## adaptive_pe
module adaptive_pe #(
    parameter integer MAX_WIDTH = 64,
    parameter integer MAX_ACC_WIDTH = 20   
)(
    input  wire                         clk,
    input  wire                         reset,
    input  wire                         ce,
    input  wire                         accumulate,
    input  wire                         test_mode,
    input  wire [2:0]                   precision_mode,
    input  wire [MAX_WIDTH-1:0]         weight_in,
    input  wire [MAX_WIDTH-1:0]         activation_in,
    input  wire [MAX_WIDTH-1:0]         mask_in,
    output reg  [MAX_ACC_WIDTH-1:0]     accumulated_sum,
    output wire                         clock_gated,
    output wire                         computation_skipped,
    output wire [2:0]                   active_precision   
);
export LEC_CHECK = 0
export ABC_AREA = 1
export CAP_MARGIN = 20
export CORE_ASPECT_RATIO = 1.43
export CORE_MARGIN = 2
export CORE_UTILIZATION = 72
export CTS_CLUSTER_SIZE = 99
export SLEW_MARGIN = 20
create_clock -name core_clock -period 4.43 [get_ports {clk}]
run.sh (not shown) runs the stock make flow with config.mk's settings and CLKGATE_MAP_FILE=.
The first run failed in global routing (5_1_grt), error GRT-0116.
Then changed:
Settings changed: ABC_AREA 1 to not set, CORE_ASPECT_RATIO 1.43 to not set, CTS_CLUSTER_SIZE 99 to 34, MAX_ROUTING_LAYER set to met4.
Clock period 4.43 ns to 11.2 ns, I/O delays scaled along.
What happened:
- The changed run stopped in global routing (5_1_grt), error GRT-0232
- die area fell by 4.4%
- area after synthesis goes down by 4.4%
- synthesized cell count went down by 17%
Then changed:
Settings changed: CORE_UTILIZATION 72 to 66, CTS_CLUSTER_SIZE 34 to not set, MAX_ROUTING_LAYER met4 to not set, SETUP_SLACK_MARGIN set to 2.09.
Clock period 11.2 ns to 8.38 ns, I/O delays scaled along.
After rerunning: The new run finished but failed the layout checks on setup timing. Die area is higher by 8.9%. Area after synthesis stays the same. Synthesized cell count does not change.
Then changed:
Settings changed: CORE_UTILIZATION 66 to 40, SETUP_SLACK_MARGIN 2.09 to not set.
Clock period 8.38 ns to 12.8 ns, I/O delays scaled along.
After rerunning:
- The changed run finished clean
- via count shrinks by about a fifth
- cell area shrinks by roughly a tenth
- non-clock buffer count goes down by 508
- setup slack is better by 3100 ps
- sequential share of layout area increases by 0.13 points
- clock skew came out lower by 3.9 ps
- hold slack degrades by 11 ps
- area after synthesis is unchanged
- flip-flop count does not change


Starting RTL as in the previous note.
clock: 6.57 ns
lec_check: 0
abc_area: 1
cap_margin: 20
core_margin: 2
core_utilization: 72
cts_cluster_diameter: 227
cts_cluster_size: 75
hold_slack_margin: 0.3
max_routing_layer: met4
place_density_lb_addon: 0.01
setup_slack_margin: -0.55
slew_margin: 20
The starting point died in 5_1_grt.
Next try:
Settings changed: ABC_AREA 1 to unset, CTS_CLUSTER_DIAMETER 227 to unset, CTS_CLUSTER_SIZE 75 to 34, HOLD_SLACK_MARGIN 0.3 to unset, MAX_ROUTING_LAYER met4 to unset, PLACE_DENSITY_LB_ADDON 0.01 to unset, SETUP_SLACK_MARGIN -0.55 to unset.
Clock period 6.57 ns to 11.5 ns, I/O delays scaled along.
After rerunning: The changed run aborted during 5_1_grt with GRT-0232; synthesized cell count is lower by about a fifth; die area is lower by a few percent; synthesized area is lower by a few percent.


## the previous run
Starting RTL as in the previous note.
==> flow/design.v (excerpt) <==
module adaptive_pe #(
    parameter integer MAX_WIDTH = 64,
    parameter integer MAX_ACC_WIDTH = 20   
)(
    input  wire                         clk,
    input  wire                         reset,
    input  wire                         ce,
    input  wire                         accumulate,
    input  wire                         test_mode,
    input  wire [2:0]                   precision_mode,
    input  wire [MAX_WIDTH-1:0]         weight_in,
    input  wire [MAX_WIDTH-1:0]         activation_in,
    input  wire [MAX_WIDTH-1:0]         mask_in,
    output reg  [MAX_ACC_WIDTH-1:0]     accumulated_sum,
    output wire                         clock_gated,
    output wire                         computation_skipped,
    output wire [2:0]                   active_precision   
);
export LEC_CHECK = 0
export CAP_MARGIN = 20
export CORE_MARGIN = 2
export CORE_UTILIZATION = 65
export CTS_CLUSTER_DIAMETER = 276
export CTS_CLUSTER_SIZE = 100
export HOLD_SLACK_MARGIN = 0.24
export SLEW_MARGIN = 20
export TNS_END_PERCENT = 5
create_clock -name core_clock -period 13.0 [get_ports {clk}]
> inputs changed (the previous run -> the current run)
- CTS_CLUSTER_DIAMETER no longer set, was 276
- HOLD_SLACK_MARGIN no longer set, was 0.24
- CORE_UTILIZATION now 40, was 65
- TNS_END_PERCENT no longer set, was 5
- CTS_CLUSTER_SIZE no longer set, was 100
--- outcome ---
The current run against the previous run: routed wire length up about 7.5%; core outline area up 33000 um^2. met2 usage in global routing was higher in the run labelled the previous run.


v50:
adaptive_pe again, from the RTL that the note above started with.
Settings: LEC_CHECK=0, ABC_AREA=1, CAP_MARGIN=10, CORE_ASPECT_RATIO=0.5, CORE_MARGIN=7, CORE_UTILIZATION=58, CTS_CLUSTER_DIAMETER=241, CTS_CLUSTER_SIZE=94, GPL_TIMING_DRIVEN=0, HOLD_SLACK_MARGIN=0.04, PLACE_DENSITY_LB_ADDON=0.28, SLEW_MARGIN=5, TNS_END_PERCENT=10; clock period 7.36 ns.
Nothing crashed in v50 and all stages finished; the problem is that the final layout failed, the offending checks being negative setup slack.
[inputs] v8 vs v50
==> flow/config.mk <==
export PLATFORM = sky130hd
export DESIGN_NAME = adaptive_pe
export DESIGN_NICKNAME = adaptive_pe
export VERILOG_FILES = /design/flow/design.v
export SDC_FILE = /design/flow/constraint.sdc
export NUM_CORES = 4
export LEC_CHECK = 0
export CAP_MARGIN = 20
export CORE_MARGIN = 2
export CORE_UTILIZATION = 69
export CTS_CLUSTER_DIAMETER = 200
export CTS_CLUSTER_SIZE = 94
export SLEW_MARGIN = 20
export TNS_END_PERCENT = 10
==> flow/constraint.sdc <==
create_clock -name core_clock -period 8.53 [get_ports {clk}]
set_input_delay 1.7060 -clock core_clock [delete_from_list [all_inputs] [get_ports {clk}]]
set_output_delay 1.7060 -clock core_clock [all_outputs]
set_load 0.01 [all_outputs]
[compare] base=v50 new=v8: post-route standard cell area excluding fillers decreased by about 1.8% relative to the old numbers, number of distinct library cells after synthesis increased by 35% relative to the old numbers, longest individual stage delay on the worst path increased by 0.05 ns relative to the old numbers.
Die size: v8 vs v50 down about 26%
Between v50 and v8, global placement routability congestion increased.
v8 finished every stage; the final checks, however, were not passed, the failures being negative setup slack.
Ratio of final minimum period to clock period was lower in v8 than in v50.
#### Input delta (v58 over v8)
-- flow/config.mk --
<<< v8, line 9
export CORE_MARGIN = 2
export CORE_UTILIZATION = 69
export CTS_CLUSTER_DIAMETER = 200
export CTS_CLUSTER_SIZE = 94
export SLEW_MARGIN = 20
export TNS_END_PERCENT = 10
>>> v58, line 9
export CORE_MARGIN = 2
export CORE_UTILIZATION = 72
export CTS_CLUSTER_SIZE = 41
export PLACE_DENSITY_LB_ADDON = 0.25
export SLEW_MARGIN = 20
export TNS_END_PERCENT = 5
==> flow/constraint.sdc <==
create_clock -name core_clock -period 11.5 [get_ports {clk}]
set_input_delay 2.3000 -clock core_clock [delete_from_list [all_inputs] [get_ports {clk}]]
set_output_delay 2.3000 -clock core_clock [all_outputs]
set_load 0.01 [all_outputs]
## What came out
- The flow ended early for v58: it failed with a tool error in global routing.
- v58 ends up with higher total of cells resized after clock tree synthesis than v8 does.
- Height of the chip in v58 is about 2% below v8.
- Comparing v8 and v58, cell count after placement is lower on v58.
- | die span in x | v58 vs v8 | 2.1% lower |
- The run showing the smaller pre-CTS setup slack is v8.
- What v8 reported for weighted congestion at the end of routability-driven global placement has to be multiplied by 1.10 to get the figure for v58.
- Diff v8 -> v58 | placeable core area | down by a few percent


The RTL this note starts from:
==> flow/design.v <==
`timescale 1ns / 1ps
module sparse_detector #(
    parameter WORD_SIZE = 64
)(
    input  wire [WORD_SIZE-1:0] data_in,
    output wire                 is_zero,     
    output wire                 is_sparse    
);
    assign is_zero = (data_in == {WORD_SIZE{1'b0}});
    function integer count_ones;
        input [WORD_SIZE-1:0] v;
        integer i, cnt;
        begin
            cnt = 0;
            for (i = 0; i < WORD_SIZE; i = i + 1)
                cnt = cnt + v[i];
            count_ones = cnt;
        end
    endfunction
    wire [6:0] ones_count = count_ones(data_in);
    assign is_sparse = (ones_count < (WORD_SIZE / 10));
endmodule
`timescale 1ns / 1ps
module adaptive_pe #(
    parameter integer MAX_WIDTH = 64,
    parameter integer MAX_ACC_WIDTH = 20   
)(
    input  wire                         clk,
    input  wire                         reset,
    input  wire                         ce,
    input  wire                         accumulate,
    input  wire                         test_mode,
    input  wire [2:0]                   precision_mode,
    input  wire [MAX_WIDTH-1:0]         weight_in,
    input  wire [MAX_WIDTH-1:0]         activation_in,
    input  wire [MAX_WIDTH-1:0]         mask_in,
    output reg  [MAX_ACC_WIDTH-1:0]     accumulated_sum,
    output wire                         clock_gated,
    output wire                         computation_skipped,
    output wire [2:0]                   active_precision   
);
    reg [6:0] active_bits;       
    reg [5:0] parallel_ops;      
    reg [8:0] max_value;         
    always @(*) begin
        case (precision_mode)
            3'b000: begin   
                active_bits = 7'd64;
                parallel_ops = 6'd64;
                max_value = 9'd1;
            end
            3'b001: begin   
                active_bits = 7'd64;
                parallel_ops = 6'd32;
                max_value = 9'd3;
            end
            3'b010: begin   
                active_bits = 7'd64;
                parallel_ops = 6'd16;
                max_value = 9'd15;
            end
            3'b011: begin   
                active_bits = 7'd64;
                parallel_ops = 6'd8;
                max_value = 9'd255;
            end
            default: begin   
                active_bits = 7'd64;
                parallel_ops = 6'd64;
                max_value = 9'd1;
            end
        endcase
    end
    assign active_precision = precision_mode;
    wire weight_is_zero, activation_is_zero;
    wire weight_is_sparse, activation_is_sparse;
    sparse_detector #(
        .WORD_SIZE(MAX_WIDTH)
    ) weight_detector (
        .data_in(weight_in),
        .is_zero(weight_is_zero),
        .is_sparse(weight_is_sparse)
    );
    sparse_detector #(
        .WORD_SIZE(MAX_WIDTH)
    ) activation_detector (
        .data_in(activation_in),
        .is_zero(activation_is_zero),
        .is_sparse(activation_is_sparse)
    );
    wire skip_compute = weight_is_zero || activation_is_zero;
    assign computation_skipped = skip_compute && ce;
    wire pe_enable = ce && !skip_compute;
    wire acc_enable = pe_enable || test_mode;
    assign clock_gated = !pe_enable;
    reg [MAX_ACC_WIDTH-1:0] compute_result;
    always @(*) begin
        case (precision_mode)
            3'b000: compute_result = compute_1bit();
            3'b001: compute_result = compute_2bit();
            3'b010: compute_result = compute_4bit();
            3'b011: compute_result = compute_8bit();
            default: compute_result = {MAX_ACC_WIDTH{1'b0}};
        endcase
    end
    function [MAX_ACC_WIDTH-1:0] compute_1bit;
        reg [MAX_WIDTH-1:0] xnor_result;
        integer i, count;
        begin
            xnor_result = ~(weight_in ^ activation_in) & mask_in;
            count = 0;
            for (i = 0; i < MAX_WIDTH; i = i + 1) begin
                count = count + xnor_result[i];
            end
            compute_1bit = count[MAX_ACC_WIDTH-1:0];
        end
    endfunction
    function [MAX_ACC_WIDTH-1:0] compute_2bit;
        integer i;
        reg [1:0] w, a;
        reg [3:0] product;
        integer sum;
        begin
            sum = 0;
            for (i = 0; i < 32; i = i + 1) begin
                w = weight_in[i*2 +: 2];
                a = activation_in[i*2 +: 2];
                product = w * a;   
                sum = sum + product;
            end
            compute_2bit = sum[MAX_ACC_WIDTH-1:0];
        end
    endfunction
    function [MAX_ACC_WIDTH-1:0] compute_4bit;
        integer i;
        reg [3:0] w, a;
        reg [7:0] product;
        integer sum;
        begin
            sum = 0;
            for (i = 0; i < 16; i = i + 1) begin
                w = weight_in[i*4 +: 4];
                a = activation_in[i*4 +: 4];
                product = w * a;   
                sum = sum + product;
            end
            compute_4bit = sum[MAX_ACC_WIDTH-1:0];
        end
    endfunction
    function [MAX_ACC_WIDTH-1:0] compute_8bit;
        integer i;
        reg [7:0] w, a;
        reg [15:0] product;
        integer sum;
        begin
            sum = 0;
            for (i = 0; i < 8; i = i + 1) begin
                w = weight_in[i*8 +: 8];
                a = activation_in[i*8 +: 8];
                product = w * a;   
                sum = sum + product;
            end
            compute_8bit = sum[MAX_ACC_WIDTH-1:0];
        end
    endfunction
    always @(posedge clk or posedge reset) begin
        if (reset) begin
            accumulated_sum <= {MAX_ACC_WIDTH{1'b0}};
        end else if (acc_enable) begin
            if (!accumulate) begin
                accumulated_sum <= {MAX_ACC_WIDTH{1'b0}};
            end else begin
                accumulated_sum <= accumulated_sum + compute_result;
            end
        end
    end
endmodule
Settings: LEC_CHECK=0, ABC_AREA=0, CAP_MARGIN=15, CELL_PAD_IN_SITES_DETAIL_PLACEMENT=1, CELL_PAD_IN_SITES_GLOBAL_PLACEMENT=3, CORE_MARGIN=8, CORE_UTILIZATION=40, CTS_CLUSTER_DIAMETER=68, GPL_ROUTABILITY_DRIVEN=0, MAX_ROUTING_LAYER=met4, MIN_ROUTING_LAYER=met1, SLEW_MARGIN=20, TNS_END_PERCENT=5; clock period 20.7 ns.
The starting point finished with timing, DRC and antenna clean.
Rerun with:
ABC_AREA = unset   (was 0)
CAP_MARGIN = 20   (was 15)
CELL_PAD_IN_SITES_DETAIL_PLACEMENT = unset   (was 1)
CELL_PAD_IN_SITES_GLOBAL_PLACEMENT = unset   (was 3)
CORE_MARGIN = 2   (was 8)
CORE_UTILIZATION = 72   (was 40)
CTS_CLUSTER_DIAMETER = unset   (was 68)
CTS_CLUSTER_SIZE = 41   (was unset)
GPL_ROUTABILITY_DRIVEN = unset   (was 0)
MAX_ROUTING_LAYER = unset   (was met4)
MIN_ROUTING_LAYER = unset   (was met1)
PLACE_DENSITY_LB_ADDON = 0.22   (was unset)
clock period = 11.5 ns   (was 20.7 ns; I/O delays follow)
With this change the flow died in global routing.
Synthesized area stays the same.
Synthesized cell count stays the same.
Die area shrinks by 48%.
Rerun with:
TNS_END_PERCENT = unset   (was 5)
What happened: The changed run stopped in global routing. Synthesized area does not change. Die size stays the same. Synthesized cell count is unchanged.
Rerun with:
ABC_AREA = 1   (was unset)
CORE_ASPECT_RATIO = 1.43   (was unset)
CTS_CLUSTER_DIAMETER = 169   (was unset)
CTS_CLUSTER_SIZE = 99   (was 41)
PLACE_DENSITY_LB_ADDON = unset   (was 0.22)
clock period = 4.22 ns   (was 11.5 ns; I/O delays follow)
After rerunning: The changed run ended with an error in global routing; synthesized cell count came out higher by about a fifth; synthesized area rose by a few percent; die size went up by a few percent.
Rerun with:
ABC_AREA = unset   (was 1)
CORE_ASPECT_RATIO = unset   (was 1.43)
CORE_UTILIZATION = 67   (was 72)
CTS_CLUSTER_DIAMETER = unset   (was 169)
CTS_CLUSTER_SIZE = 41   (was 99)
clock period = 11.5 ns   (was 4.22 ns; I/O delays follow)
Result: With this change the flow completed and failed the layout checks on negative setup slack; area after synthesis shrinks by 4.4%; die size grows by about 2.6%; synthesized cell count shrinks by about 17%.
Rerun with:
CORE_UTILIZATION = 72   (was 67)
CTS_CLUSTER_DIAMETER = 323   (was unset)
MAX_ROUTING_LAYER = met4   (was unset)
What happened: Now the flow did not get past global routing (GRT-0232). Synthesized area stays the same. Die area fell by 6.8%. Synthesized cell count stays the same.
